<file path="design.v">
`timescale 1ns / 1ps
module black_cell(
    input  wire g_left, p_left,
    input  wire g_right, p_right,
    output wire g_out, p_out
);
    assign g_out = g_left | (p_left & g_right);
    assign p_out = p_left & p_right;
endmodule
module gray_cell(
    input  wire g_left, p_left,
    input  wire g_right,
    output wire g_out
);
    assign g_out = g_left | (p_left & g_right);
endmodule
module han_carlson_32(
    input  wire [31:0] a,
    input  wire [31:0] b,
    output wire [31:0] s,
    output wire        ca
);
    wire [31:0] g0, p0;
    assign g0 = a & b;
    assign p0 = a ^ b;
    wire [31:0] gg1, pp1;
    wire [31:0] gg2, pp2;
    wire [31:0] gg3, pp3;
    wire [31:0] gg4, pp4;
    wire [31:0] gg5, pp5;
    genvar i;
    generate
        for (i = 0; i < 32; i = i + 1) begin : STAGE1
            if (i >= 1) begin
                assign gg1[i] = g0[i] | (p0[i] & g0[i-1]);
                assign pp1[i] = p0[i] & p0[i-1];
            end else begin
                assign gg1[i] = g0[i];
                assign pp1[i] = p0[i];
            end
        end
    endgenerate
    generate
        for (i = 0; i < 32; i = i + 1) begin : STAGE2
            if (i >= 2) begin
                assign gg2[i] = gg1[i] | (pp1[i] & gg1[i-2]);
                assign pp2[i] = pp1[i] & pp1[i-2];
            end else begin
                assign gg2[i] = gg1[i];
                assign pp2[i] = pp1[i];
            end
        end
    endgenerate
    generate
        for (i = 0; i < 32; i = i + 1) begin : STAGE3
            if (i >= 4) begin
                assign gg3[i] = gg2[i] | (pp2[i] & gg2[i-4]);
                assign pp3[i] = pp2[i] & pp2[i-4];
            end else begin
                assign gg3[i] = gg2[i];
                assign pp3[i] = pp2[i];
            end
        end
    endgenerate
    generate
        for (i = 0; i < 32; i = i + 1) begin : STAGE4
            if (i >= 8) begin
                assign gg4[i] = gg3[i] | (pp3[i] & gg3[i-8]);
                assign pp4[i] = pp3[i] & pp3[i-8];
            end else begin
                assign gg4[i] = gg3[i];
                assign pp4[i] = pp3[i];
            end
        end
    endgenerate
    generate
        for (i = 0; i < 32; i = i + 1) begin : STAGE5
            if (i >= 16) begin
                assign gg5[i] = gg4[i] | (pp4[i] & gg4[i-16]);
                assign pp5[i] = pp4[i] & pp4[i-16];
            end else begin
                assign gg5[i] = gg4[i];
                assign pp5[i] = pp4[i];
            end
        end
    endgenerate
    wire [31:0] c;
    assign c[0] = 1'b0;
    generate
        for (i = 1; i < 32; i = i + 1) begin : CARRY_ASSIGN
            assign c[i] = gg5[i-1];
        end
    endgenerate
    assign ca = gg5[31];
    assign s = p0 ^ c;
endmodule
module full_adder(
    input a, b, c,
    output s, ca
);
    assign s  = a ^ b ^ c;
    assign ca = (a & b) | (b & c) | (c & a);
endmodule
module compressor_7to3(
    input  [31:0] a1, a2, a3, a4, a5, a6, a7,
    output [31:0] s,
    output [31:0] c1,   
    output [31:0] c2    
);
    genvar j;
    generate
        for (j = 0; j < 32; j = j + 1) begin
            wire s1, s2, s3, s4, d1, d2, d3, d4;
            full_adder f1 (.a(a1[j]), .b(a2[j]), .c(a3[j]), .s(s1), .ca(d1));
            full_adder f2 (.a(a4[j]), .b(a5[j]), .c(a6[j]), .s(s2), .ca(d2));
            full_adder f3 (.a(s1),   .b(s2),   .c(a7[j]),  .s(s3), .ca(d3));
            full_adder f4 (.a(d1),   .b(d2),   .c(d3),    .s(s4), .ca(d4));
            assign s[j]  = s3;
            assign c1[j] = s4;  
            assign c2[j] = d4;  
        end
    endgenerate
endmodule
module csa(
    input  [31:0] a, b, c,
    output [31:0] s,
    output [31:0] ca 
);
    assign s  = a ^ b ^ c;
    assign ca = ((a & b) | (b & c) | (c & a)) << 1;
endmodule
module Optimized_Wallace(
    input clk, rst,
    input [15:0] A, B,
    output reg [31:0] PRODUCT
);
    genvar i, j;
    wire [31:0] pp [0:15];
    generate
        for (i = 0; i < 16; i = i + 1) begin
            for (j = 0; j < 32; j = j + 1) begin
                if ((j >= i) && (j < i + 16))
                    assign pp[i][j] = A[j - i] & B[i];
                else
                    assign pp[i][j] = 1'b0;
            end
        end
    endgenerate
    wire [31:0] s0, s1_1, c0, c1, c0_2, c1_2, b0, b1, b0_2, b1_2;
     compressor_7to3 u1 (.a1(pp[0]), .a2(pp[1]), .a3(pp[2]), .a4(pp[3]), .a5(pp[4]), .a6(pp[5]), .a7(pp[6]), .s(s0), .c1(b0), .c2(b0_2));
     compressor_7to3 u2 (.a1(pp[7]), .a2(pp[8]), .a3(pp[9]), .a4(pp[10]), .a5(pp[11]), .a6(pp[12]), .a7(pp[13]), .s(s1_1), .c1(b1), .c2(b1_2));
   assign c0   = b0<<1;      
   assign c1   = b1<<1;      
   assign c0_2 = b0_2<<2;    
   assign c1_2 = b1_2<<2;   
    reg [31:0] r_s0, r_s1, r_c0, r_c1, r_c02, r_c12, r_pp14, r_pp15;
    always @(posedge clk or posedge rst) begin
        if (rst) begin
            r_s0 <= 0; r_s1 <= 0;
            r_c0 <= 0; r_c1 <= 0;
            r_c02 <= 0; r_c12 <= 0;
            r_pp14 <= 0; r_pp15 <= 0;
        end 
        else begin
            r_s0 <= s0; r_s1 <= s1_1;
            r_c0 <= c0; r_c1 <= c1;
            r_c02 <= c0_2; r_c12 <= c1_2;
            r_pp14 <= pp[14]; r_pp15 <= pp[15];
        end
    end
    wire [31:0] sum2, c1_s2, c2_s2, ca1, ca2;
    compressor_7to3 p1 (.a1(r_s0), .a2(r_s1), .a3(r_c0), .a4(r_c1), .a5(r_c02), .a6(r_c12), .a7(r_pp14), .s(sum2), .c1(c1_s2), .c2(c2_s2));
    assign ca1 = c1_s2<<1;     
    assign ca2 = c2_s2<<2;     
    reg [31:0] rsum2, rca1, rca2, rlt;
    always @(posedge clk or posedge rst) begin
        if (rst) begin
            rsum2 <= 0;
            rca1 <= 0;
            rca2 <= 0;
            rlt <= 0;
        end
        else begin
            rsum2 <= sum2;
            rca1 <= ca1;
            rca2 <= ca2;
            rlt <= r_pp15;
        end
    end
    wire [31:0] ps1, pca1, s, ca;
    csa q1 (.a(rsum2), .b(rca1), .c(rca2), .s(ps1), .ca(pca1));
    csa q2 (.a(rlt), .b(ps1), .c(pca1), .s(s), .ca(ca));
    reg [31:0] rsum, rcarry;
    always @(posedge clk or posedge rst) begin
        if (rst) begin
            rsum <= 0;
            rcarry <= 0;
        end 
        else begin
            rsum <= s;
            rcarry <= ca;
        end
    end
    wire [31:0] sum;
    wire carry;
    han_carlson_32 p2 (.a(rsum), .b(rcarry), .s(sum), .ca(carry));
    always @(posedge clk or posedge rst) begin
        if (rst)
            PRODUCT <= 0;
        else
            PRODUCT <= sum;
    end
endmodule
</file>
<file path="run.sh">
#!/bin/bash
# the make line also repeats each setting of config.mk as NAME=value (left out here)
make -C /OpenROAD-flow-scripts/flow DESIGN_CONFIG=/design/flow/config.mk WORK_HOME=/design/flow/orfs CLKGATE_MAP_FILE= finish
</file>
<file path="config.mk">
export PLATFORM = sky130hd
export DESIGN_NAME = Optimized_Wallace
export DESIGN_NICKNAME = Optimized_Wallace
export VERILOG_FILES = /design/flow/design.v
export SDC_FILE = /design/flow/constraint.sdc
export NUM_CORES = 4
export LEC_CHECK = 0
export CAP_MARGIN = 35
export CELL_PAD_IN_SITES_GLOBAL_PLACEMENT = 1
export CORE_MARGIN = 4
export CORE_UTILIZATION = 60
export GPL_ROUTABILITY_DRIVEN = 0
export GPL_TIMING_DRIVEN = 0
export MIN_ROUTING_LAYER = met2
export PLACE_DENSITY = 0.39
export SETUP_SLACK_MARGIN = 0.69
export SLEW_MARGIN = 20
</file>
<file path="constraint.sdc">
create_clock -name core_clock -period 4.45 [get_ports {clk}]
set_input_delay 0.8900 -clock core_clock [delete_from_list [all_inputs] [get_ports {clk}]]
set_output_delay 0.8900 -clock core_clock [all_outputs]
set_load 0.01 [all_outputs]
</file>
==> ci_impl_report.md, run 1 <==
## Synthesis and layout report

| Metric | Value |
|---|---|
| Run status | `timing/DRC/antenna clean` |
| Number of design-rule violations left by the first detailed-router iteration | `1625` |
| Main area contributors after synthesis | `sky130_fd_sc_hd__dfrtp_1 (49%), sky130_fd_sc_hd__fa_1 (24%), sky130_fd_sc_hd__and2_1 (7.6%)` |
| Fraction of power spent switching nets | `0.325` |
| Wire length of the first global-routing pass | `57000 um` |
| Series of cell instances along the critical path | `clkdlybuf4s50_1, clkbuf_1, and2_1, fa_1, inv_1, fa_1, inv_1, fa_1` |
| Post-synthesis net count | `1641` |
| DRC violation count after routing | `0` |
| Port Buffer Count | `65` |
| Power of the sequential group | `4.26 mW` |
| Time the worst path needs with I/O delays and setup | `3400 ps` |
| Upper clock frequency limit | `294 MHz` |
| Flop2flop setup slack | `1700 ps` |
| Flip-flop cell with the highest count after synthesis | `sky130_fd_sc_hd__dfrtp_1` |
| Switching Power | `3.70 mW` |
| Combinational power | `3.86 mW` |
| DIE AREA | `31400 um^2` |
| Post-Route Utilization | `0.709` |
| Setup Viol. Count Final | `0` |
| Arrival time reported for the critical path endpoint | `3800 ps` |
| Reported max-cap violation count | `0` |
| Standard cell area after detailed placement | `18600 um^2` |
| Top Family by Delay on Critical Path | `adder cells` |
| Clock sink count | `337` |
| Share of total power in combinational logic | `0.340` |
| Average cell area after synthesis | `13.2 um^2` |
| Log Warnings | `37` |
| Synth logic family | `adder cells` |
| Overall power | `11.4 mW` |
| Non-Filler Cell Area, Final | `19900 um^2` |
| Post-synthesis async set-or-reset flop share | `1.00` |
| WL/cell | `19.3 um` |
| End of the worst register-to-register path | `PRODUCT[31]` |
| Chip area in the Yosys report | `17200 um^2` |
| Actual transition at the worst max-transition pin | `825 ps` |
| Number of filler instances in the final layout | `1964` |
| Number of enable flip-flop cells | `0` |
| Final Max Tran Viols | `0` |
| Worst-case reg-to-reg path depth | `10` |
| All-Layer GR Usage | `0.346` |
| Total wire length | `35100 um` |
| FP Core Util | `0.614` |
| Clock-pin slew on the worst setup and hold paths | `60 ps` |
| Worst setup path endpoint | `p1.a4[16]` |
| Sequential area share after synthesis | `0.490` |
| Most common cell in the synthesized netlist | `sky130_fd_sc_hd__dfrtp_1` |
| Placed wire-length estimate | `25100 um` |
| Highest ir drop seen on vdd | `319 uV` |
| Slowest library cell on the worst path | `sky130_fd_sc_hd__clkdlybuf4s50_1` |
| Worst clock skew | `14.6 ps` |
| Unrepaired setup endpoints after global routing | `no` |
| Vertical die size | `177 um` |
| Beginning of the worst register-to-register path | `rsum[5]` |
| Number of antenna violations at the first check in global routing | `0` |
| Detailed-router iteration count before antenna repair | `6` |
| Cell seen most often among critical-path stages | `sky130_fd_sc_hd__fa_1` |
| CORE AREA | `28000 um^2` |
| Class of the most critical setup path | `input port to flop` |
| Mux share | `0.00124` |
| Commonest cells in the netlist | `sky130_fd_sc_hd__dfrtp_1 (337), sky130_fd_sc_hd__and2_1 (210), sky130_fd_sc_hd__inv_1 (205)` |
| Number of synthesis warnings | `1` |
| Sort of element at the start of the critical path | `input port` |
| Cell Area, Synth | `17200 um^2` |
| Simple-Gate Fraction of Synth Area | `0.103` |
| Vias in the first global route | `15.7k` |
| Longest individual stage delay on the worst path | `720 ps` |
| Critical Path Source | `B[7]` |
| Hold path endpoint | `q2.a[25]` |
| Number of standard-cell rows in the floorplan | `61` |
| Worst Setup End Kind | `flop` |
| Fin. Hold Viols | `0` |
| Clk latency late pin | `530 ps` |
| Remaining max-slew budget at the tightest pin | `0.450` |
| Internal power consumption | `7.68 mW` |
| Number of non-filler instances in the completed layout | `1821` |
| Period utilization | `0.765` |
| Area fraction in compound gates | `0.0290` |
| H-tree depth | `2` |
| Largest net degree at the start of global routing | `38` |
| Layout Area Growth over Synthesis | `15.4%` |
| Most area-hungry cell type in the Yosys netlist | `sky130_fd_sc_hd__dfrtp_1` |
| Clock power frac | `0.286` |
| Count of instantiated cells in the yosys netlist | `1300` |
| Distinct cells, synth | `49` |
| Detailed-route vias per instance | `6.98` |
| Largest type area fraction | `0.490` |
| Number of instances in the placed design | `1754` |
| Post-CTS Hold Fix Bufs | `0` |
| WP depth | `8` |
| Type of the most critical hold path | `flop to flop` |
| Maximum clock path buffer count | `3` |
| Group drawing the most power | `registers` |
| Count of nets after finishing | `1755` |
| Clock tree from TritonCTS | `built` |
| Worst hold path stage count | `0` |
| Number of clock buffers inserted by TritonCTS | `36` |
| Library cell used as clock root buffer | `sky130_fd_sc_hd__clkbuf_16` |
| Number of resized instances in the post-cts repair step | `0` |
| Die W | `177 um` |
| Areal power density over the cells | `573 nW/um^2` |
| Synth Register Bits | `337` |
| Seq pwr share | `0.374` |
| Maximum fanout encountered on the critical timing path | `10` |
| Grt total ovfl | `0` |
| Count of antenna-violating nets left after detailed routing | `0` |
| Number of vias in the routed layout | `12.7k` |
| Reported clock group power | `3.26 mW` |
| Static Leakage | `10.1 nW` |
| Xor-xnor portion of the synthesized cell area | `0.0107` |
| Final Hold Slack | `345 ps` |
| Buffers inserted during post-CTS setup optimization | `0` |
| Io pins | `66` |
| Worst Min Path Start | `r_pp15[25]` |
| Instance count of the mapped netlist | `1300` |
| Number of buffer and inverter instances along the worst setup path | `4` |
| Required time of the critical path | `4850 ps` |
| Adder-cell area share of the yosys netlist | `0.312` |
## metrics by stage
stage	setup WS, ps	setup TNS, ps
2_1_floorplan	-945	-318320
3_3_place_gp	-3010	-998340
3_5_place_dp	639	0
4_1_cts	1180	0
5_1_grt	1040	0
6_report	1050	0
## per-layer routing
layer	wire length (um)	GRT usage	vias to the layer above	share of wire
met5	425	0.147	-	0.012
met4	1910	0.0548	18	0.054
met3	15300	0.500	241	0.44
met2	17500	0.394	3304	0.50
met1	0	-	5010	0
li1	-	-	4142	-
## area by class of cell
class,instances,area [um^2],share of cell area
Sequential cell,337,8430,0.425
Multi-Input combinational cell,722,7850,0.395
Clock buffer,53,1050,0.0527
Timing Repair Buffer,76,886,0.0446
Inverter,205,773,0.0389
Tap cell,378,473,0.0238
Clock inverter,12,243,0.0122
Buffer,36,149,0.00750
Antenna cell,2,5.00,0.000252
==> run 2: changes to the inputs <==
ABC_AREA = 1   (was not set)
CAP_MARGIN = 0   (was 35)
CELL_PAD_IN_SITES_GLOBAL_PLACEMENT = not set   (was 1)
CORE_MARGIN = 2   (was 4)
CORE_UTILIZATION = 71   (was 60)
CTS_CLUSTER_DIAMETER = 188   (was not set)
CTS_CLUSTER_SIZE = 73   (was not set)
GPL_ROUTABILITY_DRIVEN = not set   (was 0)
GPL_TIMING_DRIVEN = not set   (was 0)
MIN_ROUTING_LAYER = not set   (was met2)
PLACE_DENSITY = not set   (was 0.39)
PLACE_DENSITY_LB_ADDON = 0.27   (was not set)
SETUP_SLACK_MARGIN = 0.52   (was 0.69)
clock period = 1.77 ns   (was 4.45 ns; I/O delays follow)
==> run 2 against run 1 <==
  * Die size is 14% lower
  * Synthesized cell count increased by 34%
  * Synthesized area increased by 6.0%
  * The run now fails in global routing
==> ci_impl_report.md, run 2 <==
### Flow metrics

| Metric | Value |
|---|---|
| Cell Area, Synth | `18200 um^2` |
| Area fraction in compound gates | `0.00460` |
| All-Layer GR Usage | `0.974` |
| H-tree depth | `1` |
| Post-synthesis net count | `2087` |
| Sequential area share after synthesis | `0.463` |
| Most area-hungry cell type in the Yosys netlist | `sky130_fd_sc_hd__dfrtp_1` |
| Number of clock buffers inserted by TritonCTS | `8` |
| Distinct cells, synth | `22` |
| Synth logic family | `adder cells` |
| Number of synthesis warnings | `1` |
| Grt total ovfl | `2030` |
| Number of standard-cell rows in the floorplan | `58` |
| Io pins | `66` |
| Standard cell area after detailed placement | `21000 um^2` |
| First Error | `[ERROR GRT-0232] Routing congestion too high. Check the congestion heatmap in the GUI.` |
| Mux share | `0` |
| Largest type area fraction | `0.463` |
| Average cell area after synthesis | `10.4 um^2` |
| Failing step | `global routing` |
| DIE AREA | `27000 um^2` |
| Maximum clock path buffer count | `3` |
| Place WS | `-1010 ps` |
| Port Buffer Count | `65` |
| Adder-cell area share of the yosys netlist | `0.294` |
| Post-synthesis async set-or-reset flop share | `1.00` |
| Simple-Gate Fraction of Synth Area | `0.116` |
| CORE AREA | `25200 um^2` |
| FP Core Util | `0.724` |
| Xor-xnor portion of the synthesized cell area | `0.00673` |
| Placed wire-length estimate | `31200 um` |
| Flip-flop cell with the highest count after synthesis | `sky130_fd_sc_hd__dfrtp_1` |
| Run status | `did not finish` |
| Number of enable flip-flop cells | `0` |
| Main area contributors after synthesis | `sky130_fd_sc_hd__dfrtp_1 (46%), sky130_fd_sc_hd__fa_1 (22%), sky130_fd_sc_hd__inv_1 (10%)` |
| Commonest cells in the netlist | `sky130_fd_sc_hd__inv_1 (496), sky130_fd_sc_hd__nand2_1 (421), sky130_fd_sc_hd__dfrtp_1 (337)` |
| Synth Register Bits | `337` |
| Clock sink count | `337` |
| Count of instantiated cells in the yosys netlist | `1746` |
| Instance count of the mapped netlist | `1746` |
| Routability Congestion | `0.872` |
| Chip area in the Yosys report | `18200 um^2` |
| Library cell used as clock root buffer | `sky130_fd_sc_hd__clkbuf_16` |
| Die W | `164 um` |
| Vertical die size | `164 um` |
| Most common cell in the synthesized netlist | `sky130_fd_sc_hd__inv_1` |
-- run 2: stage by stage --
step                utilization  power [mW]  instances  TNS (ps)  hold slack (ps)
global placement          0.833        22.1       2155    -62910              332
CTS                       0.941        28.0       2283     -1870              258
detailed placement        0.833        23.4       2155    -69290              336
floorplan                     -        19.3       1746  -1060910              331
-- run 2: repair_timing --
item / in CTS
cloned: 22
setup buffers: 96
endpoints found under the setup margin: 268
hold buffers: 0
gates resized: 718
pin swaps: 268
-- run 2: metal layers --
metal / GRT usage / overflow
met5: 0.379 / 3
met3: 0.743 / 17
met1: 0.858 / 8
met4: 1.12 / 511
met2: 1.26 / 1491
==> run 3: changes to the inputs <==
ABC_AREA = not set   (was 1)
CAP_MARGIN = 20   (was 0)
CELL_PAD_IN_SITES_DETAIL_PLACEMENT = 1   (was not set)
CORE_ASPECT_RATIO = 1.59   (was not set)
CORE_UTILIZATION = 40   (was 71)
CTS_CLUSTER_DIAMETER = not set   (was 188)
CTS_CLUSTER_SIZE = 43   (was 73)
GPL_ROUTABILITY_DRIVEN = 1   (was not set)
HOLD_SLACK_MARGIN = 0.04   (was not set)
PLACE_DENSITY_LB_ADDON = not set   (was 0.27)
SETUP_SLACK_MARGIN = not set   (was 0.52)
SLEW_MARGIN = 25   (was 20)
TNS_END_PERCENT = 45   (was not set)
clock period = 3.84 ns   (was 1.77 ns; I/O delays follow)
==> run 3 against run 2 <==
  * The run now finishes clean
  * Synthesized area shrank 5.7%
  * Die size is 66% higher
  * Synthesized cell count fell by 26%
==> ci_impl_report.md, run 3 <==
## Synthesis and layout report

| Metric | Value |
|---|---|
| Run status | `timing/DRC/antenna clean` |
| Log Warnings | `35` |
| Required time of the critical path | `4280 ps` |
| Sequential cell area | `8430 um^2` |
| Detailed-route vias per instance | `4.78` |
| Vertical die size | `265 um` |
| Worst setup path endpoint | `p1.a4[21]` |
| Instance count of the mapped netlist | `1300` |
| Number of design-rule violations left by the first detailed-router iteration | `305` |
| Clock-pin slew on the worst setup and hold paths | `70 ps` |
| Areal power density over the cells | `637 nW/um^2` |
| Detailed-router iteration count before antenna repair | `4` |
| Most area-hungry cell type in the Yosys netlist | `sky130_fd_sc_hd__dfrtp_1` |
| Synth logic family | `adder cells` |
| Commonest cells in the netlist | `sky130_fd_sc_hd__dfrtp_1 (337), sky130_fd_sc_hd__and2_1 (210), sky130_fd_sc_hd__inv_1 (205)` |
| Post-CTS Hold Fix Bufs | `0` |
| Highest ir drop seen on vdd | `350 uV` |
| Largest net degree at the start of global routing | `87` |
| Area fraction in compound gates | `0.0290` |
| Clock sink count | `337` |
| Post-synthesis net count | `1641` |
| Worst Min Path Start | `r_pp15[18]` |
| DIE AREA | `44700 um^2` |
| Vias in the first global route | `11.4k` |
| Power of the sequential group | `4.95 mW` |
| FP Core Util | `0.406` |
| Worst clock skew | `10.9 ps` |
| Arrival time reported for the critical path endpoint | `3480 ps` |
| Average cell area after synthesis | `13.2 um^2` |
| Flip-flop cell with the highest count after synthesis | `sky130_fd_sc_hd__dfrtp_1` |
| Final Max Tran Viols | `0` |
| Distinct cells, synth | `49` |
| WL/cell | `18.8 um` |
| Remaining max-slew budget at the tightest pin | `0.461` |
| Number of enable flip-flop cells | `0` |
| Fraction of power spent switching nets | `0.334` |
| Switching Power | `4.21 mW` |
| Longest individual stage delay on the worst path | `810 ps` |
| Setup ws final | `808 ps` |
| Largest type area fraction | `0.490` |
| Reported clock group power | `3.24 mW` |
| Static Leakage | `9.99 nW` |
| Placed wire-length estimate | `27900 um` |
| Adder-cell area share of the yosys netlist | `0.312` |
| Count of antenna-violating nets left after detailed routing | `0` |
| Total wire length | `36800 um` |
| Library cell used as clock root buffer | `sky130_fd_sc_hd__clkbuf_16` |
| Class of the most critical setup path | `input port to flop` |
| Port Buffer Count | `65` |
| Combinational power | `4.40 mW` |
| Actual transition at the worst max-transition pin | `806 ps` |
| Number of buffer and inverter instances along the worst setup path | `3` |
| Simple-Gate Fraction of Synth Area | `0.103` |
| Group drawing the most power | `registers` |
| Top Family by Delay on Critical Path | `adder cells` |
| Count of nets after finishing | `1738` |
| Setup Viol. Count Final | `0` |
| Cell Area, Synth | `17200 um^2` |
| Series of cell instances along the critical path | `clkdlybuf4s50_1, and2_1, fa_1, inv_1, fa_1, inv_1, fa_1` |
| Period utilization | `0.790` |
| Seq pwr share | `0.393` |
| Routability Congestion | `0.817` |
| Number of vias in the routed layout | `9334` |
| Main area contributors after synthesis | `sky130_fd_sc_hd__dfrtp_1 (49%), sky130_fd_sc_hd__fa_1 (24%), sky130_fd_sc_hd__and2_1 (7.6%)` |
| Worst hold path stage count | `0` |
| Worst-case reg-to-reg path depth | `10` |
| Clock power frac | `0.257` |
| Diode insertion count for antenna repair | `0` |
| CORE AREA | `42300 um^2` |
| Slowest library cell on the worst path | `sky130_fd_sc_hd__clkdlybuf4s50_1` |
| Wire length of the first global-routing pass | `60400 um` |
| Most common cell in the synthesized netlist | `sky130_fd_sc_hd__dfrtp_1` |
| Comb gate area | `7850 um^2` |
| Xor-xnor portion of the synthesized cell area | `0.0107` |
| Time the worst path needs with I/O delays and setup | `3030 ps` |
| Upper clock frequency limit | `330 MHz` |
| Synth Register Bits | `337` |
| Type of the most critical hold path | `flop to flop` |
| End of the worst register-to-register path | `PRODUCT[31]` |
| Share of total power in combinational logic | `0.350` |
| Internal power consumption | `8.38 mW` |
| DRC violation count after routing | `0` |
| Critical Path Source | `A[13]` |
| Number of synthesis warnings | `1` |
| Worst Setup End Kind | `flop` |
| Flop2flop setup slack | `860 ps` |
| Mux share | `0.00124` |
| Fin. Hold Viols | `0` |
| Place WS | `223 ps` |
| Beginning of the worst register-to-register path | `rcarry[5]` |
| Reported max-cap violation count | `0` |
| Chip area in the Yosys report | `17200 um^2` |
| H-tree depth | `1` |
| Count of instantiated cells in the yosys netlist | `1300` |
| Number of antenna violations at the first check in global routing | `0` |
| Maximum clock path buffer count | `3` |
| Number of resized instances in the post-cts repair step | `0` |
| Number of clock buffers inserted by TritonCTS | `30` |
| Clk latency late pin | `570 ps` |
| Number of standard-cell rows in the floorplan | `95` |
| Io pins | `66` |
| Buffers inserted during post-CTS setup optimization | `0` |
| WP depth | `7` |
| Final Hold Slack | `348 ps` |
| Clock tree from TritonCTS | `built` |
| Sequential area share after synthesis | `0.490` |
| Die W | `168 um` |
| Cell seen most often among critical-path stages | `sky130_fd_sc_hd__fa_1` |
| Grt total ovfl | `0` |
| Unrepaired setup endpoints after global routing | `no` |
| Maximum fanout encountered on the critical timing path | `16` |
| Layout Area Growth over Synthesis | `14.9%` |
| All-Layer GR Usage | `0.174` |
| Sort of element at the start of the critical path | `input port` |
| Hold path endpoint | `q2.a[18]` |
| Post-synthesis async set-or-reset flop share | `1.00` |
| Number of filler instances in the final layout | `4340` |
==> run 3: cell type report <==
type,instances,share of cell area
multi-input cells,722,0.397
flip-flops and latches,337,0.427
inverters,205,0.0391
well taps,533,0.0338
clock buffers,39,0.0427
clock inverters,16,0.0118
repair buffers,101,0.0485
==> run 3: routing by layer <==
| metal | up-vias | global-route usage | wire (um) |
|---|---|---|---|
| met5 | - | 0 | 0 |
| met4 | 0 | 0.0596 | 1060 |
| met3 | 68 | 0.0182 | 986 |
| met2 | 150 | 0.327 | 20100 |
| met1 | 5003 | 0.205 | 14600 |
| li1 | 4113 | - | - |
==> run 3: stage by stage <==
stage | setup TNS, ps | cells | utilization | power (mW) | area, um^2
after CTS | 0 | 1953 | 0.467 | 12.8 | 19800
after detailed placement | 0 | 1898 | 0.441 | 9.49 | 18700
after global routing | 0 | 1953 | 0.467 | 13.6 | 19800
final | 0 | 1953 | 0.467 | 12.6 | 19800
after global placement | 0 | 1898 | 0.441 | 9.16 | 18700
after floorplan | -482780 | 1300 | - | 7.84 | 17200
==> run 4: changes to the inputs <==
CELL_PAD_IN_SITES_DETAIL_PLACEMENT = 0   (was 1)
CORE_ASPECT_RATIO = not set   (was 1.59)
CORE_UTILIZATION = 72   (was 40)
CTS_CLUSTER_SIZE = 15   (was 43)
GPL_ROUTABILITY_DRIVEN = not set   (was 1)
HOLD_SLACK_MARGIN = -0.07   (was 0.04)
SETUP_SLACK_MARGIN = -0.15   (was not set)
SLEW_MARGIN = 20   (was 25)
TNS_END_PERCENT = not set   (was 45)
clock period = 2.09 ns   (was 3.84 ns; I/O delays follow)
==> run 4 against run 3 <==
  * Largest cell class unchanged
  * Sequential power rose by 86%
  * First-iteration DRC count rose to 2.6 times the previous value
  * Synthesized area unchanged
  * Register-to-register slack worse by 1100 ps
  * Now fails the layout checks on setup timing
  * Utilization rose by 42 points
  * Largest power group is now combinational logic
  * Critical path depth grew 1
  * Die size down 44%
==> ci_impl_report.md, run 4 <==
## Synthesis and layout report

| Metric | Value |
|---|---|
| Worst setup path endpoint | `PRODUCT[30]` |
| All-Layer GR Usage | `0.336` |
| Sort of element at the start of the critical path | `flop` |
| Run status | `complete, but fails checks` |
| Required time of the critical path | `2470 ps` |
| Vertical die size | `159 um` |
| Static Leakage | `10.8 nW` |
| Area fraction in compound gates | `0.0290` |
| Largest type area fraction | `0.490` |
| Clock tree from TritonCTS | `built` |
| Areal power density over the cells | `1220 nW/um^2` |
| Vias in the first global route | `11.6k` |
| Worst-case reg-to-reg path depth | `8` |
| Synth logic family | `adder cells` |
| Remaining max-slew budget at the tightest pin | `0.537` |
| Largest net degree at the start of global routing | `94` |
| Grt total ovfl | `0` |
| Library cell used as clock root buffer | `sky130_fd_sc_hd__clkbuf_16` |
| Hold path endpoint | `PRODUCT[2]` |
| Number of design-rule violations left by the first detailed-router iteration | `792` |
| H-tree depth | `2` |
| Type of the most critical hold path | `flop to flop` |
| Number of antenna violations at the first check in global routing | `2` |
| Longest individual stage delay on the worst path | `450 ps` |
| Number of enable flip-flop cells | `0` |
| Clk latency late pin | `510 ps` |
| WP depth | `8` |
| Fin. Hold Viols | `0` |
| Highest ir drop seen on vdd | `800 uV` |
| Clock sink count | `337` |
| Wire length of the first global-routing pass | `62400 um` |
| WL/cell | `21.3 um` |
| DIE AREA | `25100 um^2` |
| Chip area in the Yosys report | `17200 um^2` |
| Number of clock buffers inserted by TritonCTS | `35` |
| Instance count of the mapped netlist | `1300` |
| Port Buffer Count | `65` |
| Flip-flop cell with the highest count after synthesis | `sky130_fd_sc_hd__dfrtp_1` |
| Worst clock skew | `9.43 ps` |
| Detailed-router iteration count before antenna repair | `5` |
| Final Hold Slack | `346 ps` |
| DRC violation count after routing | `0` |
| Post-CTS Hold Fix Bufs | `0` |
| Maximum fanout encountered on the critical timing path | `4` |
| Synth Register Bits | `337` |
| Flop2flop setup slack | `-250 ps` |
| Unrepaired setup endpoints after global routing | `yes` |
| Number of vias in the routed layout | `10.2k` |
| Worst hold path stage count | `0` |
| Number of filler instances in the final layout | `973` |
| Beginning of the worst register-to-register path | `rcarry[6]` |
| Period utilization | `1.12` |
| Number of standard-cell rows in the floorplan | `56` |
| Count of antenna-violating nets left after detailed routing | `0` |
| Simple-Gate Fraction of Synth Area | `0.103` |
| Setup ws final | `-255 ps` |
| Clock-pin slew on the worst setup and hold paths | `60 ps` |
| Detailed-route vias per instance | `5.52` |
| Top Family by Delay on Critical Path | `AND-OR/OR-AND gates` |
| End of the worst register-to-register path | `PRODUCT[30]` |
| Total wire length | `39500 um` |
| Power of the sequential group | `9.21 mW` |
| Combinational power | `9.95 mW` |
| FP Core Util | `0.733` |
| Adder-cell area share of the yosys netlist | `0.312` |
| Io pins | `66` |
| Internal power consumption | `16.8 mW` |
| Seq pwr share | `0.361` |
| Placed wire-length estimate | `24800 um` |
| Worst Min Path Start | `rsum[2]` |
| Series of cell instances along the critical path | `ha_1, a21o_1, and4_4, o21a_2, a221o_2, a21oi_4, a2111o_1, o211ai_1` |
| Arrival time reported for the critical path endpoint | `2720 ps` |
| Count of nets after finishing | `1852` |
| CORE AREA | `23500 um^2` |
| Fail Reasons | `setup timing` |
| Layout Area Growth over Synthesis | `21.4%` |
| Routability Congestion | `0.817` |
| Switching Power | `8.68 mW` |
| Slowest library cell on the worst path | `sky130_fd_sc_hd__a221o_2` |
| Main area contributors after synthesis | `sky130_fd_sc_hd__dfrtp_1 (49%), sky130_fd_sc_hd__fa_1 (24%), sky130_fd_sc_hd__and2_1 (7.6%)` |
| Fraction of power spent switching nets | `0.341` |
| Most area-hungry cell type in the Yosys netlist | `sky130_fd_sc_hd__dfrtp_1` |
| Post-synthesis net count | `1641` |
| Count of instantiated cells in the yosys netlist | `1300` |
| Group drawing the most power | `combinational logic` |
| Distinct cells, synth | `49` |
| Class of the most critical setup path | `flop to flop` |
| Cell Area, Synth | `17200 um^2` |
| Final Max Tran Viols | `0` |
| Share of total power in combinational logic | `0.390` |
| Number of buffer and inverter instances along the worst setup path | `0` |
| Most common cell in the synthesized netlist | `sky130_fd_sc_hd__dfrtp_1` |
| Sequential area share after synthesis | `0.490` |
| Worst Setup End Kind | `flop` |
| Critical Path Source | `rcarry[6]` |
| Upper clock frequency limit | `427 MHz` |
| Post-synthesis async set-or-reset flop share | `1.00` |
| Xor-xnor portion of the synthesized cell area | `0.0107` |
| Log Warnings | `39` |
| Time the worst path needs with I/O delays and setup | `2340 ps` |
| Actual transition at the worst max-transition pin | `692 ps` |
| Reported clock group power | `6.32 mW` |
| Clock power frac | `0.248` |
| Average cell area after synthesis | `13.2 um^2` |
| Maximum clock path buffer count | `3` |
| Number of synthesis warnings | `1` |
| Reported max-cap violation count | `0` |
| Commonest cells in the netlist | `sky130_fd_sc_hd__dfrtp_1 (337), sky130_fd_sc_hd__and2_1 (210), sky130_fd_sc_hd__inv_1 (205)` |
| Setup Total Neg Slack | `-3480 ps` |
| Setup Viol. Count Final | `39` |
| Mux share | `0.00124` |
| Die W | `159 um` |
-- run 4: cell type report --
| type | count | area, um^2 | area share |
|---|---|---|---|
| timing repair buffer | 210 | 2020 | 0.0968 |
| sequential | 337 | 8430 | 0.404 |
| clock inverter | 14 | 164 | 0.00785 |
| clock buffer | 48 | 1000 | 0.0481 |
| multi-input combinational | 722 | 8080 | 0.387 |
| tap | 319 | 399 | 0.0191 |
| antenna | 1 | 2.50 | 0.000120 |
| inverter | 205 | 773 | 0.0370 |
-- run 4: routing by layer --
| layer | GRT usage | share of wire | vias up |
|---|---|---|---|
| met5 | 0 | 0.00063 | - |
| met4 | 0.100 | 0.034 | 4 |
| met3 | 0.0618 | 0.062 | 111 |
| met2 | 0.555 | 0.50 | 415 |
| met1 | 0.466 | 0.41 | 5365 |
| li1 | - | - | 4348 |
-- run 4: what timing repair did --
| action | CTS | global route |
|---|---|---|
| endpoints found under the setup margin | 37 | 37 |
| resized | 46 | 24 |
| gates cloned | 4 | 3 |
| pin swaps | 17 | 30 |
| buffers inserted | 15 | 9 |
-- run 4: through the flow --
stage / area (um^2) / utilization / power (mW) / worst slack (ps) / instances
5_1_grt: 20900 / 0.889 / 27.0 / -313 / 1855
3_3_place_gp: 19300 / 0.824 / 17.5 / -715 / 1766
6_report: 20900 / 0.889 / 25.5 / -255 / 1856
4_1_cts: 20700 / 0.883 / 25.2 / -261 / 1845
2_1_floorplan: 17400 / - / 14.5 / -2830 / 1300
3_5_place_dp: 19300 / 0.824 / 18.1 / -755 / 1766
==> run 5: changes to the inputs <==
CELL_PAD_IN_SITES_DETAIL_PLACEMENT = not set   (was 0)
CORE_UTILIZATION = 66   (was 72)
CTS_CLUSTER_DIAMETER = 381   (was not set)
CTS_CLUSTER_SIZE = 11   (was 15)
GPL_TIMING_DRIVEN = 0   (was not set)
HOLD_SLACK_MARGIN = 0.15   (was -0.07)
PLACE_DENSITY_LB_ADDON = 0.21   (was not set)
SETUP_SLACK_MARGIN = 0.45   (was -0.15)
clock period = 2.06 ns   (was 2.09 ns; I/O delays follow)
==> run 5 against run 4 <==
  * Still fails the layout checks on setup timing
  * Flip-flop count stayed put
  * Utilization down 3.0 points
  * Wire length grew 31%
  * Cell count is 0.48% higher
  * Register-to-register slack about the same
  * Via count up 9.1%
  * Power increased by 2.9%
  * Synthesized area unchanged
  * Worst hold slack worse by 78 ps
  * Clock-buffer cell count fell by 11
==> ci_impl_report.md, run 5 <==
## Synthesis and layout report

| Metric | Value |
|---|---|
| Seq pwr share | `0.358` |
| Number of vias in the routed layout | `11.2k` |
| FP Core Util | `0.666` |
| Worst hold path stage count | `2` |
| Critical Path Source | `rsum[5]` |
| Die W | `165 um` |
| Top Family by Delay on Critical Path | `AND-OR/OR-AND gates` |
| Power of the sequential group | `9.39 mW` |
| Maximum fanout encountered on the critical timing path | `3` |
| Reported clock group power | `5.88 mW` |
| Fail Reasons | `setup timing` |
| Number of design-rule violations left by the first detailed-router iteration | `1176` |
| Number of clock buffers inserted by TritonCTS | `36` |
| Layout Area Growth over Synthesis | `29.0%` |
| Clk latency late pin | `530 ps` |
| Main area contributors after synthesis | `sky130_fd_sc_hd__dfrtp_1 (49%), sky130_fd_sc_hd__fa_1 (24%), sky130_fd_sc_hd__and2_1 (7.6%)` |
| Worst setup path endpoint | `PRODUCT[19]` |
| Placed wire-length estimate | `25800 um` |
| Combinational power | `11.0 mW` |
| Worst clock skew | `18.9 ps` |
| Share of total power in combinational logic | `0.418` |
| Run status | `complete, but fails checks` |
| Remaining max-slew budget at the tightest pin | `0.586` |
| Number of standard-cell rows in the floorplan | `59` |
| Synth logic family | `adder cells` |
| Reported max-cap violation count | `0` |
| Unrepaired setup endpoints after global routing | `yes` |
| Sequential area share after synthesis | `0.490` |
| Number of buffer and inverter instances along the worst setup path | `2` |
| Count of antenna-violating nets left after detailed routing | `0` |
| Flop2flop setup slack | `-240 ps` |
| Group drawing the most power | `combinational logic` |
| Beginning of the worst register-to-register path | `rsum[5]` |
| Setup Viol. Count Final | `24` |
| Largest net degree at the start of global routing | `39` |
| Area fraction in compound gates | `0.0290` |
| Most common cell in the synthesized netlist | `sky130_fd_sc_hd__dfrtp_1` |
| Areal power density over the cells | `1180 nW/um^2` |
| DRC violation count after routing | `0` |
| Most area-hungry cell type in the Yosys netlist | `sky130_fd_sc_hd__dfrtp_1` |
| Synth Register Bits | `337` |
| Io pins | `66` |
| Type of the most critical hold path | `input port to flop` |
| Place WS | `-1110 ps` |
| Distinct cells, synth | `49` |
| Time the worst path needs with I/O delays and setup | `2300 ps` |
| Post-synthesis async set-or-reset flop share | `1.00` |
| Comb gate area | `8700 um^2` |
| Post-synthesis net count | `1641` |
| Total wire length | `51600 um` |
| Clock tree from TritonCTS | `built` |
| Grt total ovfl | `0` |
| Count of instantiated cells in the yosys netlist | `1300` |
| CORE AREA | `25800 um^2` |
| Highest ir drop seen on vdd | `794 uV` |
| Arrival time reported for the critical path endpoint | `2690 ps` |
| Setup Total Neg Slack | `-2650 ps` |
| Sort of element at the start of the critical path | `flop` |
| WP depth | `10` |
| Clock sink count | `337` |
| Chip area in the Yosys report | `17200 um^2` |
| Slowest library cell on the worst path | `sky130_fd_sc_hd__dfrtp_1` |
| Period utilization | `1.12` |
| Commonest cells in the netlist | `sky130_fd_sc_hd__dfrtp_1 (337), sky130_fd_sc_hd__and2_1 (210), sky130_fd_sc_hd__inv_1 (205)` |
| Required time of the critical path | `2440 ps` |
| Standard cell area after detailed placement | `19400 um^2` |
| Average cell area after synthesis | `13.2 um^2` |
| Clock-pin slew on the worst setup and hold paths | `50 ps` |
| Count of nets after finishing | `1868` |
| Worst Min Path Start | `A[0]` |
| Switching Power | `9.50 mW` |
| Port Buffer Count | `65` |
| Static Leakage | `11.1 nW` |
| Worst Setup End Kind | `flop` |
| Instance count of the mapped netlist | `1300` |
| Post-Route Utilization | `0.859` |
| Simple-Gate Fraction of Synth Area | `0.103` |
| End of the worst register-to-register path | `PRODUCT[19]` |
| Adder-cell area share of the yosys netlist | `0.312` |
| Clock power frac | `0.224` |
| Flip-flop cell with the highest count after synthesis | `sky130_fd_sc_hd__dfrtp_1` |
| Setup ws final | `-244 ps` |
| Number of enable flip-flop cells | `0` |
| Internal power consumption | `16.7 mW` |
| Xor-xnor portion of the synthesized cell area | `0.0107` |
| Vertical die size | `165 um` |
| Post-CTS Hold Fix Bufs | `0` |
| Actual transition at the worst max-transition pin | `618 ps` |
| Fraction of power spent switching nets | `0.362` |
| Hold path endpoint | `r_pp15[15]` |
| Maximum clock path buffer count | `3` |
| H-tree depth | `2` |
| Largest type area fraction | `0.490` |
| Fin. Hold Viols | `0` |
| Sequential cell area | `8430 um^2` |
| Longest individual stage delay on the worst path | `410 ps` |
| Non-Filler Cell Area, Final | `22200 um^2` |
| Final Max Tran Viols | `0` |
| Vias in the first global route | `12.1k` |
| Detailed-router iteration count before antenna repair | `5` |
| Wire length of the first global-routing pass | `71200 um` |
| Worst-case reg-to-reg path depth | `10` |
| Log Warnings | `37` |
| Routability Congestion | `0.877` |
| WL/cell | `27.7 um` |
| Number of antenna violations at the first check in global routing | `2` |
| DIE AREA | `27400 um^2` |
| Mux share | `0.00124` |
| Number of filler instances in the final layout | `1073` |
| Upper clock frequency limit | `434 MHz` |
| All-Layer GR Usage | `0.366` |
| Detailed-route vias per instance | `5.99` |
| Number of synthesis warnings | `1` |
| Class of the most critical setup path | `flop to flop` |
| Series of cell instances along the critical path | `ha_4, inv_2, fa_2, nand2b_4, a21oi_4, a211o_1, a311oi_4, o21ai_2, buf_4, xor2_1` |
| Library cell used as clock root buffer | `sky130_fd_sc_hd__clkbuf_16` |
| Cell Area, Synth | `17200 um^2` |
## run 5: what timing repair did
item	CTS	global route
pin swaps	118	88
cloned	7	0
endpoints found under the setup margin	223	127
resized	414	92
buffers inserted	89	17
## run 5: layout make-up
cell class | instances | share of cell area
Multi-Input combinational cell | 722 | 0.392
Sequential cell | 337 | 0.380
Timing Repair Buffer | 188 | 0.0978
Clock buffer | 37 | 0.0417
Inverter | 205 | 0.0348
Buffer | 36 | 0.0322
Tap cell | 335 | 0.0189
Clock inverter | 3 | 0.00214
Timing Repair inverter | 1 | 0.000225
Antenna cell | 1 | 0.000113
## run 5: per-stage QoR
step	total power [mW]	instances	hold WS, ps
after floorplan	15.0	1300	331
after global placement	17.3	1700	331
after detailed placement	18.0	1711	335
after CTS	24.7	1847	255
after global routing	27.4	1864	265
final	26.2	1865	269
## run 5: routing by layer
layer  part of all wire  track usage  up-vias
met5            0.00031            0        -
met1               0.35        0.468     5784
met2               0.50        0.602      761
met4              0.063        0.167        2
met3              0.088       0.0899      269
li1                   -            -     4360
==> run 6: changes to the inputs <==
ABC_AREA = 1   (was not set)
CORE_ASPECT_RATIO = 0.5   (was not set)
CORE_UTILIZATION = 72   (was 66)
CTS_CLUSTER_DIAMETER = 400   (was 381)
CTS_CLUSTER_SIZE = 100   (was 11)
GPL_TIMING_DRIVEN = not set   (was 0)
HOLD_SLACK_MARGIN = not set   (was 0.15)
PLACE_DENSITY = 0.42   (was not set)
PLACE_DENSITY_LB_ADDON = not set   (was 0.21)
SETUP_SLACK_MARGIN = not set   (was 0.45)
clock period = 1.55 ns   (was 2.06 ns; I/O delays follow)
==> run 6 against run 5 <==
  * The run now fails in global routing
  * Die size is 2.5% lower
  * Synthesized cell count is 34% higher
  * Synthesized area is 6.0% higher
==> ci_impl_report.md, run 6 <==
### Flow metrics

| Metric | Value |
|---|---|
| Area fraction in compound gates | `0.00460` |
| Run status | `did not finish` |
| Adder-cell area share of the yosys netlist | `0.294` |
| Number of enable flip-flop cells | `0` |
| Instance count of the mapped netlist | `1746` |
| Largest type area fraction | `0.463` |
| Chip area in the Yosys report | `18200 um^2` |
| Die W | `229 um` |
| First Error | `[ERROR GRT-0232] Routing congestion too high. Check the congestion heatmap in the GUI.` |
| Average cell area after synthesis | `10.4 um^2` |
| Placed wire-length estimate | `33000 um` |
| Commonest cells in the netlist | `sky130_fd_sc_hd__inv_1 (496), sky130_fd_sc_hd__nand2_1 (421), sky130_fd_sc_hd__dfrtp_1 (337)` |
| Failing step | `global routing` |
| Flip-flop cell with the highest count after synthesis | `sky130_fd_sc_hd__dfrtp_1` |
| Count of instantiated cells in the yosys netlist | `1746` |
| Number of instances in the placed design | `2225` |
| DIE AREA | `26700 um^2` |
| Io pins | `66` |
| Most area-hungry cell type in the Yosys netlist | `sky130_fd_sc_hd__dfrtp_1` |
| Port Buffer Count | `65` |
| Number of synthesis warnings | `1` |
| Cell Area, Synth | `18200 um^2` |
| Number of standard-cell rows in the floorplan | `41` |
| Number of clock buffers inserted by TritonCTS | `7` |
| Routability Congestion | `0.873` |
| All-Layer GR Usage | `0.766` |
| Xor-xnor portion of the synthesized cell area | `0.00673` |
| CORE AREA | `25000 um^2` |
| Synth Register Bits | `337` |
| FP Core Util | `0.728` |
| Post-synthesis net count | `2087` |
| Distinct cells, synth | `22` |
| Standard cell area after detailed placement | `20800 um^2` |
| Grt total ovfl | `3` |
| Simple-Gate Fraction of Synth Area | `0.116` |
| Main area contributors after synthesis | `sky130_fd_sc_hd__dfrtp_1 (46%), sky130_fd_sc_hd__fa_1 (22%), sky130_fd_sc_hd__inv_1 (10%)` |
| Most common cell in the synthesized netlist | `sky130_fd_sc_hd__inv_1` |
| Sequential area share after synthesis | `0.463` |
| Post-synthesis async set-or-reset flop share | `1.00` |
| Place WS | `-1160 ps` |
| Maximum clock path buffer count | `3` |
| Vertical die size | `117 um` |
| Library cell used as clock root buffer | `sky130_fd_sc_hd__clkbuf_16` |
| Mux share | `0` |
| Clock sink count | `337` |
| H-tree depth | `1` |
| Synth logic family | `adder cells` |
run 6: timing repair:
| action | CTS |
|---|---|
| pin swaps | 183 |
| setup buffers | 71 |
| hold buffers | 0 |
| setup endpoints to repair | 199 |
| gates resized | 640 |
| cloned | 16 |
run 6: per-layer routing:
metal / track usage / GRT overflow
met5: 0.394 / 0
met4: 0.741 / 1
met3: 0.664 / 1
met2: 0.924 / 1
met1: 0.751 / 0
==> run 7: changes to the inputs <==
CTS_CLUSTER_DIAMETER = 333   (was 400)
PLACE_DENSITY = not set   (was 0.42)
SETUP_SLACK_MARGIN = 0.25   (was not set)
clock period = 1.59 ns   (was 1.55 ns; I/O delays follow)
==> run 7 against run 6 <==
  * Die size unchanged
  * Synthesized area unchanged
  * The run again fails in global routing
  * Synthesized cell count unchanged
==> ci_impl_report.md, run 7 <==
### Flow metrics

| Metric | Value |
|---|---|
| Port Buffer Count | `65` |
| Commonest cells in the netlist | `sky130_fd_sc_hd__inv_1 (496), sky130_fd_sc_hd__nand2_1 (421), sky130_fd_sc_hd__dfrtp_1 (337)` |
| Placed wire-length estimate | `32200 um` |
| Number of synthesis warnings | `1` |
| Mux share | `0` |
| All-Layer GR Usage | `1.00` |
| Number of standard-cell rows in the floorplan | `41` |
| First Error | `[ERROR GRT-0232] Routing congestion too high. Check the congestion heatmap in the GUI.` |
| Die W | `229 um` |
| Adder-cell area share of the yosys netlist | `0.294` |
| Post-synthesis net count | `2087` |
| Simple-Gate Fraction of Synth Area | `0.116` |
| FP Core Util | `0.728` |
| Most area-hungry cell type in the Yosys netlist | `sky130_fd_sc_hd__dfrtp_1` |
| Post-CTS Hold Fix Bufs | `0` |
| Flip-flop cell with the highest count after synthesis | `sky130_fd_sc_hd__dfrtp_1` |
| H-tree depth | `1` |
| Synth Register Bits | `337` |
| Library cell used as clock root buffer | `sky130_fd_sc_hd__clkbuf_16` |
| Vertical die size | `117 um` |
| Cell Area, Synth | `18200 um^2` |
| Area fraction in compound gates | `0.00460` |
| Instance count of the mapped netlist | `1746` |
| Maximum clock path buffer count | `3` |
| Number of enable flip-flop cells | `0` |
| Run status | `did not finish` |
| Count of instantiated cells in the yosys netlist | `1746` |
| Average cell area after synthesis | `10.4 um^2` |
| Sequential area share after synthesis | `0.463` |
| Xor-xnor portion of the synthesized cell area | `0.00673` |
| CORE AREA | `25000 um^2` |
| Post-synthesis async set-or-reset flop share | `1.00` |
| Largest type area fraction | `0.463` |
| Most common cell in the synthesized netlist | `sky130_fd_sc_hd__inv_1` |
| Routability Congestion | `0.867` |
| Number of clock buffers inserted by TritonCTS | `7` |
| Failing step | `global routing` |
| Distinct cells, synth | `22` |
| Grt total ovfl | `2124` |
| Main area contributors after synthesis | `sky130_fd_sc_hd__dfrtp_1 (46%), sky130_fd_sc_hd__fa_1 (22%), sky130_fd_sc_hd__inv_1 (10%)` |
| Io pins | `66` |
| Synth logic family | `adder cells` |
| DIE AREA | `26700 um^2` |
| Chip area in the Yosys report | `18200 um^2` |
| Clock sink count | `337` |
==> run 7: metrics by stage <==
step | instances | area (um^2) | setup slack (ps) | utilization | hold WS (ps)
global placement | 2180 | 21000 | -1060 | 0.839 | 332
detailed placement | 2180 | 21000 | -1140 | 0.839 | 336
floorplan | 1746 | 19900 | -3230 | - | 331
CTS | 2315 | 23600 | -423 | 0.944 | 76.0
==> run 7: what timing repair did <==
action / 4_1_cts
gates cloned: 15
resized: 693
buffers inserted: 112
pin swaps: 233
setup endpoints to repair: 251
==> run 7: metal layers <==
layer,global-route usage,GRT overflow
met1,0.884,17
met2,1.28,1454
met3,0.796,23
met4,1.20,625
met5,0.479,5
==> run 8: changes to the inputs <==
ABC_AREA = not set   (was 1)
CORE_ASPECT_RATIO = not set   (was 0.5)
CTS_CLUSTER_DIAMETER = 353   (was 333)
CTS_CLUSTER_SIZE = 14   (was 100)
PLACE_DENSITY = 0.78   (was not set)
SETUP_SLACK_MARGIN = 0.11   (was 0.25)
clock period = 0.858 ns   (was 1.59 ns; I/O delays follow)
==> run 8 against run 7 <==
  * The run fails in clock tree synthesis
  * Synthesized area decreased by 5.7%
  * Die size is 5.8% lower
  * Synthesized cell count down 26%
==> ci_impl_report.md, run 8 <==
### Flow metrics

| Metric | Value |
|---|---|
| Run status | `did not finish` |
| Failing step | `clock tree synthesis` |
| First Error | `[ERROR DPL-0033] detailed placement checks failed during check placement.` |
| Most area-hungry cell type in the Yosys netlist | `sky130_fd_sc_hd__dfrtp_1` |
| Chip area in the Yosys report | `17200 um^2` |
| FP Core Util | `0.733` |
| Synth logic family | `adder cells` |
| Commonest cells in the netlist | `sky130_fd_sc_hd__dfrtp_1 (337), sky130_fd_sc_hd__and2_1 (210), sky130_fd_sc_hd__inv_1 (205)` |
| Sequential area share after synthesis | `0.490` |
| Area fraction in compound gates | `0.0290` |
| Distinct cells, synth | `49` |
| Flip-flop cell with the highest count after synthesis | `sky130_fd_sc_hd__dfrtp_1` |
| Instance count of the mapped netlist | `1300` |
| Number of standard-cell rows in the floorplan | `56` |
| Post-synthesis async set-or-reset flop share | `1.00` |
| Mux share | `0.00124` |
| Main area contributors after synthesis | `sky130_fd_sc_hd__dfrtp_1 (49%), sky130_fd_sc_hd__fa_1 (24%), sky130_fd_sc_hd__and2_1 (7.6%)` |
| Cell Area, Synth | `17200 um^2` |
| Standard cell area after detailed placement | `20600 um^2` |
| Placed wire-length estimate | `28700 um` |
| CORE AREA | `23500 um^2` |
| Count of instantiated cells in the yosys netlist | `1300` |
| Port Buffer Count | `65` |
| Vertical die size | `159 um` |
| Number of enable flip-flop cells | `0` |
| Routability Congestion | `0.860` |
| Number of synthesis warnings | `1` |
| Largest type area fraction | `0.490` |
| Post-synthesis net count | `1641` |
| Io pins | `66` |
| Average cell area after synthesis | `13.2 um^2` |
| Adder-cell area share of the yosys netlist | `0.312` |
| Die W | `159 um` |
| Place WS | `-1750 ps` |
| Synth Register Bits | `337` |
| DIE AREA | `25100 um^2` |
| Xor-xnor portion of the synthesized cell area | `0.0107` |
| Most common cell in the synthesized netlist | `sky130_fd_sc_hd__dfrtp_1` |
| Simple-Gate Fraction of Synth Area | `0.103` |
==> run 8: metrics by stage <==
stage                      TNS, ps  power (mW)  hold WS, ps  instances
after floorplan           -1452000        36.5          300       1300
after global placement     -293790        45.2          333       1810
after detailed placement   -306420        47.3          336       1810
==> run 9: changes to the inputs <==
CORE_UTILIZATION = 64   (was 72)
CTS_CLUSTER_DIAMETER = not set   (was 353)
CTS_CLUSTER_SIZE = not set   (was 14)
PLACE_DENSITY = not set   (was 0.78)
SETUP_SLACK_MARGIN = not set   (was 0.11)
clock period = 2.48 ns   (was 0.858 ns; I/O delays follow)
==> run 9 against run 8 <==
  * The run now finishes clean
  * Synthesized cell count unchanged
  * Synthesized area stayed put
  * Die size up 12%
==> ci_impl_report.md, run 9 <==
## Synthesis and layout report

| Metric | Value |
|---|---|
| Run status | `timing/DRC/antenna clean` |
| Total wire length | `32200 um` |
| Fraction of power spent switching nets | `0.323` |
| Critical Path Source | `rcarry[14]` |
| Detailed-router iteration count before antenna repair | `4` |
| Seq pwr share | `0.385` |
| Worst clock skew | `13.2 ps` |
| Unrepaired setup endpoints after global routing | `yes` |
| Series of cell instances along the critical path | `ha_1, nand4_1, o22ai_1, nor2_1, o31ai_4, a2111oi_2, buf_4, o21bai_1, xor2_1` |
| Slowest library cell on the worst path | `sky130_fd_sc_hd__ha_1` |
| Layout Area Growth over Synthesis | `17.7%` |
| Static Leakage | `10.4 nW` |
| End of the worst register-to-register path | `PRODUCT[31]` |
| Flop2flop setup slack | `70 ps` |
| Remaining max-slew budget at the tightest pin | `0.585` |
| Fin. Hold Viols | `0` |
| Required time of the critical path | `2870 ps` |
| DIE AREA | `28200 um^2` |
| Switching Power | `6.44 mW` |
| Arrival time reported for the critical path endpoint | `2810 ps` |
| Group drawing the most power | `registers` |
| FP Core Util | `0.645` |
| H-tree depth | `2` |
| Main area contributors after synthesis | `sky130_fd_sc_hd__dfrtp_1 (49%), sky130_fd_sc_hd__fa_1 (24%), sky130_fd_sc_hd__and2_1 (7.6%)` |
| Most common cell in the synthesized netlist | `sky130_fd_sc_hd__dfrtp_1` |
| Number of synthesis warnings | `1` |
| Number of vias in the routed layout | `9359` |
| Number of standard-cell rows in the floorplan | `60` |
| Library cell used as clock root buffer | `sky130_fd_sc_hd__clkbuf_16` |
| Clock sink count | `337` |
| Combinational power | `7.01 mW` |
| Number of clock buffers inserted by TritonCTS | `37` |
| DRC violation count after routing | `0` |
| Chip area in the Yosys report | `17200 um^2` |
| Largest net degree at the start of global routing | `81` |
| Log Warnings | `38` |
| Sequential area share after synthesis | `0.490` |
| Worst-case reg-to-reg path depth | `9` |
| Setup Total Neg Slack | `0 ps` |
| Setup ws final | `67.8 ps` |
| Count of antenna-violating nets left after detailed routing | `0` |
| Share of total power in combinational logic | `0.352` |
| WL/cell | `17.7 um` |
| Vertical die size | `168 um` |
| Number of enable flip-flop cells | `0` |
| Reported max-cap violation count | `0` |
| Place WS | `-513 ps` |
| Io pins | `66` |
| Clock tree from TritonCTS | `built` |
| Count of instantiated cells in the yosys netlist | `1300` |
| Area fraction in compound gates | `0.0290` |
| Mux share | `0.00124` |
| Grt total ovfl | `0` |
| Maximum clock path buffer count | `3` |
| Detailed-route vias per instance | `5.14` |
| Upper clock frequency limit | `415 MHz` |
| Largest type area fraction | `0.490` |
| Actual transition at the worst max-transition pin | `620 ps` |
| All-Layer GR Usage | `0.248` |
| Sort of element at the start of the critical path | `flop` |
| Number of buffer and inverter instances along the worst setup path | `1` |
| Distinct cells, synth | `49` |
| Maximum fanout encountered on the critical timing path | `7` |
| Flip-flop cell with the highest count after synthesis | `sky130_fd_sc_hd__dfrtp_1` |
| Areal power density over the cells | `983 nW/um^2` |
| Number of antenna violations at the first check in global routing | `0` |
| Routability Congestion | `0.825` |
| Highest ir drop seen on vdd | `536 uV` |
| Post-synthesis net count | `1641` |
| CORE AREA | `26700 um^2` |
| Number of design-rule violations left by the first detailed-router iteration | `569` |
| Top Family by Delay on Critical Path | `AND-OR/OR-AND gates` |
| Most area-hungry cell type in the Yosys netlist | `sky130_fd_sc_hd__dfrtp_1` |
| Count of nets after finishing | `1798` |
| Type of the most critical hold path | `input port to async pin` |
| Diode insertion count for antenna repair | `0` |
| Commonest cells in the netlist | `sky130_fd_sc_hd__dfrtp_1 (337), sky130_fd_sc_hd__and2_1 (210), sky130_fd_sc_hd__inv_1 (205)` |
| Clk latency late pin | `510 ps` |
| Simple-Gate Fraction of Synth Area | `0.103` |
| Setup Viol. Count Final | `0` |
| Xor-xnor portion of the synthesized cell area | `0.0107` |
| Beginning of the worst register-to-register path | `rcarry[14]` |
| Average cell area after synthesis | `13.2 um^2` |
| Post-Route Utilization | `0.760` |
| Clock power frac | `0.263` |
| Instance count of the mapped netlist | `1300` |
| Internal power consumption | `13.5 mW` |
| WP depth | `9` |
| Final Hold Slack | `332 ps` |
| Power of the sequential group | `7.66 mW` |
| Final Max Tran Viols | `0` |
| Vias in the first global route | `10.2k` |
| Reported clock group power | `5.23 mW` |
| Post-CTS Hold Fix Bufs | `0` |
| Adder-cell area share of the yosys netlist | `0.312` |
| Period utilization | `0.973` |
| Placed wire-length estimate | `24200 um` |
| Time the worst path needs with I/O delays and setup | `2410 ps` |
| Wire length of the first global-routing pass | `53900 um` |
| Synth logic family | `adder cells` |
| Die W | `168 um` |
| Port Buffer Count | `65` |
| Worst setup path endpoint | `PRODUCT[31]` |
| Longest individual stage delay on the worst path | `420 ps` |
| Synth Register Bits | `337` |
| Cell Area, Synth | `17200 um^2` |
| Class of the most critical setup path | `flop to flop` |
| Overall power | `19.9 mW` |
| Clock-pin slew on the worst setup and hold paths | `60 ps` |
| Post-synthesis async set-or-reset flop share | `1.00` |
| Worst Setup End Kind | `flop` |
-- run 9: layout make-up --
cell class	count	area (um^2)
clock inverters	12	121
repair buffers	154	1530
multi-input cells	722	7920
well taps	341	427
fillers	1698	6400
flip-flops and latches	337	8430
inverters	205	773
clock buffers	51	1050
-- run 9: what timing repair did --
action,CTS,global route
gates resized,8,7
buffers inserted,2,2
gates cloned,0,0
pin swaps,6,15
endpoints found under the setup margin,5,17
-- run 9: layer usage --
metal  global-route usage  vias up  wire length [um]
li1                     -     4244                 -
met1                0.396     4871             15500
met2                0.370      210             14600
met3               0.0346       34              1650
met4               0.0639        0               509
met5                    0        -                 0
-- run 9: stage by stage --
| step | instance area, um^2 | std cells |
|---|---|---|
| 3_5_place_dp | 19000 | 1755 |
| 5_1_grt | 20200 | 1822 |
| 2_1_floorplan | 17200 | 1300 |
| 4_1_cts | 20200 | 1820 |
| 6_report | 20200 | 1822 |
| 3_3_place_gp | 19000 | 1755 |
==> run 10: changes to the inputs <==
CELL_PAD_IN_SITES_DETAIL_PLACEMENT = 1   (was not set)
CORE_UTILIZATION = 40   (was 64)
GPL_ROUTABILITY_DRIVEN = 0   (was not set)
HOLD_SLACK_MARGIN = 0.04   (was not set)
clock period = 4.3 ns   (was 2.48 ns; I/O delays follow)
==> run 10 against run 9 <==
  * Still clean on timing, DRC and antenna
  * Power down 41%
  * Utilization decreased by 29 points
  * Sequential power shrank 42%
  * Via count down 0.74%
  * Combinational power fell by 43%
==> ci_impl_report.md, run 10 <==
## Synthesis and layout report

| Metric | Value |
|---|---|
| Run status | `timing/DRC/antenna clean` |
| Number of synthesis warnings | `1` |
| Vertical die size | `211 um` |
| Xor-xnor portion of the synthesized cell area | `0.0107` |
| Unrepaired setup endpoints after global routing | `no` |
| Longest individual stage delay on the worst path | `870 ps` |
| Busiest metal layer after global routing | `met2` |
| Worst Setup End Kind | `flop` |
| Simple-Gate Fraction of Synth Area | `0.103` |
| Buffers inserted during post-CTS setup optimization | `0` |
| Most area-hungry cell type in the Yosys netlist | `sky130_fd_sc_hd__dfrtp_1` |
| Final Max Tran Viols | `0` |
| Fin. Hold Viols | `0` |
| Clock power frac | `0.280` |
| Combinational power | `3.98 mW` |
| Share of total power in combinational logic | `0.341` |
| Switching Power | `3.88 mW` |
| Diode insertion count for antenna repair | `0` |
| Highest ir drop seen on vdd | `265 uV` |
| Sort of element at the start of the critical path | `input port` |
| Count of instantiated cells in the yosys netlist | `1300` |
| Number of vias in the routed layout | `9290` |
| Met3 track demand over resource in global routing | `0.0242` |
| Area fraction in compound gates | `0.0290` |
| Clk latency late pin | `530 ps` |
| Port Buffer Count | `65` |
| Main area contributors after synthesis | `sky130_fd_sc_hd__dfrtp_1 (49%), sky130_fd_sc_hd__fa_1 (24%), sky130_fd_sc_hd__and2_1 (7.6%)` |
| Beginning of the worst register-to-register path | `rcarry[5]` |
| Setup Total Neg Slack | `0 ps` |
| Synth Register Bits | `337` |
| Wire length of the first global-routing pass | `63100 um` |
| Sequential area share after synthesis | `0.490` |
| Number of design-rule violations left by the first detailed-router iteration | `375` |
| Worst setup path endpoint | `p1.a4[14]` |
| Number of buffer and inverter instances along the worst setup path | `3` |
| Flop2flop setup slack | `1420 ps` |
| Most common cell in the synthesized netlist | `sky130_fd_sc_hd__dfrtp_1` |
| Series of cell instances along the critical path | `clkdlybuf4s50_1, and2_1, fa_1, inv_1, fa_1, inv_1, fa_1` |
| Internal power consumption | `7.81 mW` |
| Reported clock group power | `3.27 mW` |
| Flip-flop cell with the highest count after synthesis | `sky130_fd_sc_hd__dfrtp_1` |
| Chip area in the Yosys report | `17200 um^2` |
| Seq pwr share | `0.379` |
| Worst clock skew | `16.2 ps` |
| Worst-case reg-to-reg path depth | `10` |
| Class of the most critical setup path | `input port to flop` |
| Routing usage on met1 | `0.251` |
| Grt total ovfl | `0` |
| Setup Viol. Count Final | `0` |
| WP depth | `7` |
| Count of nets after finishing | `1723` |
| Die W | `211 um` |
| End of the worst register-to-register path | `PRODUCT[31]` |
| Required time of the critical path | `4700 ps` |
| Group drawing the most power | `registers` |
| Worst hold path stage count | `0` |
| Maximum clock path buffer count | `3` |
| Maximum fanout encountered on the critical timing path | `16` |
| Average cell area after synthesis | `13.2 um^2` |
| Number of resized instances in the post-cts repair step | `0` |
| Distinct cells, synth | `49` |
| Largest type area fraction | `0.490` |
| Log Warnings | `35` |
| Post-CTS Hold Fix Bufs | `0` |
| Post-Route Utilization | `0.468` |
| Commonest cells in the netlist | `sky130_fd_sc_hd__dfrtp_1 (337), sky130_fd_sc_hd__and2_1 (210), sky130_fd_sc_hd__inv_1 (205)` |
| Adder-cell area share of the yosys netlist | `0.312` |
| Total wire length | `38500 um` |
| FP Core Util | `0.407` |
| Clock tree from TritonCTS | `built` |
| CORE AREA | `42200 um^2` |
| Post-synthesis net count | `1641` |
| WL/cell | `19.8 um` |
| Number of enable flip-flop cells | `0` |
| Upper clock frequency limit | `301 MHz` |
| Critical Path Source | `B[7]` |
| Fraction of power spent switching nets | `0.332` |
| Cell Area, Synth | `17200 um^2` |
| Vias in the first global route | `11.3k` |
| Number of clock buffers inserted by TritonCTS | `37` |
| Instance count of the mapped netlist | `1300` |
| Cell seen most often among critical-path stages | `sky130_fd_sc_hd__fa_1` |
| Clock-pin slew on the worst setup and hold paths | `60 ps` |
| Clock sink count | `337` |
| DIE AREA | `44700 um^2` |
| Layout Area Growth over Synthesis | `15.0%` |
| GRT met2 Usage | `0.315` |
| Static Leakage | `9.97 nW` |
| Number of antenna violations at the first check in global routing | `0` |
| Power of the sequential group | `4.43 mW` |
| Number of standard-cell rows in the floorplan | `75` |
| Io pins | `66` |
| Worst Min Path Start | `rsum2[2]` |
| Type of the most critical hold path | `flop to flop` |
| Mux share | `0.00124` |
| Synth logic family | `adder cells` |
| Reported max-cap violation count | `0` |
| Placed wire-length estimate | `26800 um` |
| Period utilization | `0.772` |
| Time the worst path needs with I/O delays and setup | `3320 ps` |
| All-Layer GR Usage | `0.185` |
| Top Family by Delay on Critical Path | `adder cells` |
| Largest net degree at the start of global routing | `95` |
| Areal power density over the cells | `591 nW/um^2` |
| Detailed-route vias per instance | `4.77` |
| Actual transition at the worst max-transition pin | `917 ps` |
| Count of antenna-violating nets left after detailed routing | `0` |
| Hold path endpoint | `rsum[2]` |
| Slowest library cell on the worst path | `sky130_fd_sc_hd__clkdlybuf4s50_1` |
| Arrival time reported for the critical path endpoint | `3710 ps` |
| Library cell used as clock root buffer | `sky130_fd_sc_hd__clkbuf_16` |
| H-tree depth | `2` |
| Remaining max-slew budget at the tightest pin | `0.386` |
| Detailed-router iteration count before antenna repair | `4` |
| Post-synthesis async set-or-reset flop share | `1.00` |
| DRC violation count after routing | `0` |
## run 10: final cells by class
type / instances / area [um^2]
clock buffers: 57 / 1130
repair buffers: 79 / 781
multi-input cells: 722 / 7850
fillers: 4268 / 22400
well taps: 539 / 674
inverters: 205 / 773
flip-flops and latches: 337 / 8430
clock inverters: 9 / 136
## run 10: through the flow
stage | cell area, um^2 | setup WS, ps | instances | total power, mW | hold slack (ps)
2_1_floorplan | 17200 | -1060 | 1300 | 7.00 | 331
3_3_place_gp | 18500 | 545 | 1882 | 8.24 | 333
3_5_place_dp | 18500 | 489 | 1882 | 8.48 | 336
4_1_cts | 19800 | 1010 | 1948 | 11.9 | 348
5_1_grt | 19800 | 886 | 1948 | 12.6 | 356
6_report | 19800 | 982 | 1948 | 11.7 | 344
## run 10: metal layers
layer / part of all wire / vias to the layer above / wire, um
met4: 0.021 / 0 / 827
met5: 0 / - / 0
li1: - / 4091 / -
met2: 0.49 / 138 / 18800
met1: 0.46 / 5007 / 17800
met3: 0.029 / 54 / 1130
No activity file was given, so power comes from the tool's default toggle rates.
